==> inputs of amber <==
// project_euler_17
module project_euler_17(
  input clk,
  input reset,
  output reg [3:0] ones_digit,
  output reg [3:0] tens_digit,
  output reg [3:0] hundreds_digit,
  output reg [15:0] letter_count,
  output reg done
);
  integer next_ones_digit;
  integer next_tens_digit;
  integer next_hundreds_digit;
  integer letters;
  always @(posedge clk or posedge reset)
  begin
    if (reset) begin
      ones_digit <= 0;
      tens_digit <= 0;
      hundreds_digit <= 0;
      letter_count <= 0;
      done <= 0;
    end
    else if (!done) begin
      next_ones_digit = 0;
      next_tens_digit = 0;
      next_hundreds_digit = 0;
      letters = 0;
      next_tens_digit[3:0] = tens_digit;
      next_hundreds_digit[3:0] = hundreds_digit;
      if (ones_digit == 9) begin
        next_ones_digit = 0;
        if (tens_digit == 9) begin
          next_tens_digit = 0;
          if (hundreds_digit == 9) begin
            next_hundreds_digit = 0;
            letters += 11;  
            done <= 1;
          end
          else
            next_hundreds_digit[3:0] = hundreds_digit + 1;
        end
        else
          next_tens_digit[3:0] = tens_digit + 1;
      end
      else
        next_ones_digit[3:0] = ones_digit + 1;
      if (next_tens_digit != 1) begin
        case (next_ones_digit)
          1: letters += 3;  
          2: letters += 3;  
          3: letters += 5;  
          4: letters += 4;  
          5: letters += 4;  
          6: letters += 3;  
          7: letters += 5;  
          8: letters += 5;  
          9: letters += 4;  
        endcase
  ...
Settings: LEC_CHECK=0, ABC_AREA=1, CAP_MARGIN=20, CORE_MARGIN=2, CORE_UTILIZATION=70, CTS_CLUSTER_SIZE=100, PLACE_DENSITY=0.36, SETUP_SLACK_MARGIN=1.63, SLEW_MARGIN=20, TNS_END_PERCENT=5; clock period 5.78 ns.
run.sh (not shown) runs the stock make flow with config.mk's settings and CLKGATE_MAP_FILE=.
==> inputs of raven, as changes to amber <==
==> flow/config.mk (replaced) <==
export PLATFORM = sky130hd
export DESIGN_NAME = project_euler_17
export DESIGN_NICKNAME = project_euler_17
export VERILOG_FILES = /design/flow/design.v
export SDC_FILE = /design/flow/constraint.sdc
export NUM_CORES = 4
export LEC_CHECK = 0
export CAP_MARGIN = 20
export CORE_MARGIN = 2
export CORE_UTILIZATION = 58
export SETUP_SLACK_MARGIN = 1.7
export SLEW_MARGIN = 20
==> flow/constraint.sdc (replaced) <==
create_clock -name core_clock -period 6.8 [get_ports {clk}]
set_input_delay 1.3600 -clock core_clock [delete_from_list [all_inputs] [get_ports {clk}]]
set_output_delay 1.3600 -clock core_clock [all_outputs]
set_load 0.01 [all_outputs]
==> inputs of violet, as changes to amber <==
--- a/flow/config.mk
+++ b/flow/config.mk
@@ -8,9 +8,6 @@
 export ABC_AREA = 1
 export CAP_MARGIN = 20
 export CORE_MARGIN = 2
-export CORE_UTILIZATION = 70
-export CTS_CLUSTER_SIZE = 100
-export PLACE_DENSITY = 0.36
-export SETUP_SLACK_MARGIN = 1.63
+export CORE_UTILIZATION = 40
+export HOLD_SLACK_MARGIN = 0.11
 export SLEW_MARGIN = 20
-export TNS_END_PERCENT = 5
==> flow/constraint.sdc (replaced) <==
create_clock -name core_clock -period 10.0 [get_ports {clk}]
set_input_delay 2.0000 -clock core_clock [delete_from_list [all_inputs] [get_ports {clk}]]
set_output_delay 2.0000 -clock core_clock [all_outputs]
set_load 0.01 [all_outputs]
==> results <==
Worst setup EP type: raven flip-flop; violet flip-flop; amber -
Seq/Total Area, Yosys: raven 24.9%; violet 27.1%; amber 27.1%
Length of the first detailed-routing pass in iterations: raven 5; violet 4; amber -
Signed area change from the synthesized netlist to the final layout: raven 40.3%; violet 18.4%; amber -
XOR Share, Synth: raven 8.73%; violet 3.92%; amber 3.92%
Iter 0 DRT Violations: raven 338; violet 115; amber -
Power consumed by combinational cells: raven 173 uW; violet 86.4 uW; amber -
Source of the worst register-to-register timing path: raven ones_digit[1]$_DFFE_PP0N_; violet ones_digit[2]$_DFFE_PP0N_; amber -
Busiest layer in global routing: raven met2; violet met2; amber -
Result of the run: raven finished clean; violet finished clean; amber stopped before the end
Stage where the flow stopped: raven -; violet -; amber clock tree synthesis
FILL cells: raven 260; violet 651; amber -
Logic gate share of total power: raven 28.9%; violet 23.9%; amber -
WL met2: raven 4.87 mm; violet 2.82 mm; amber -
Placed inst area: raven 3310 sq um; violet 3060 sq um; amber 3140 sq um
Register area: raven 739 sq um; violet 726 sq um; amber -
Count of placed standard cells including taps: raven 445; violet 508; amber 478
Count of unresolved DRC violations after routing: raven 0; violet 0; amber -
Average vias per placed instance: raven 6.48; violet 4.91; amber -
And+or+nand+nor area frac: raven 27.0%; violet 41.3%; amber 41.3%
Number of antenna violations at the first check in global routing: raven 0; violet 0; amber -
No activity file was given, so power comes from the tool's default toggle rates.
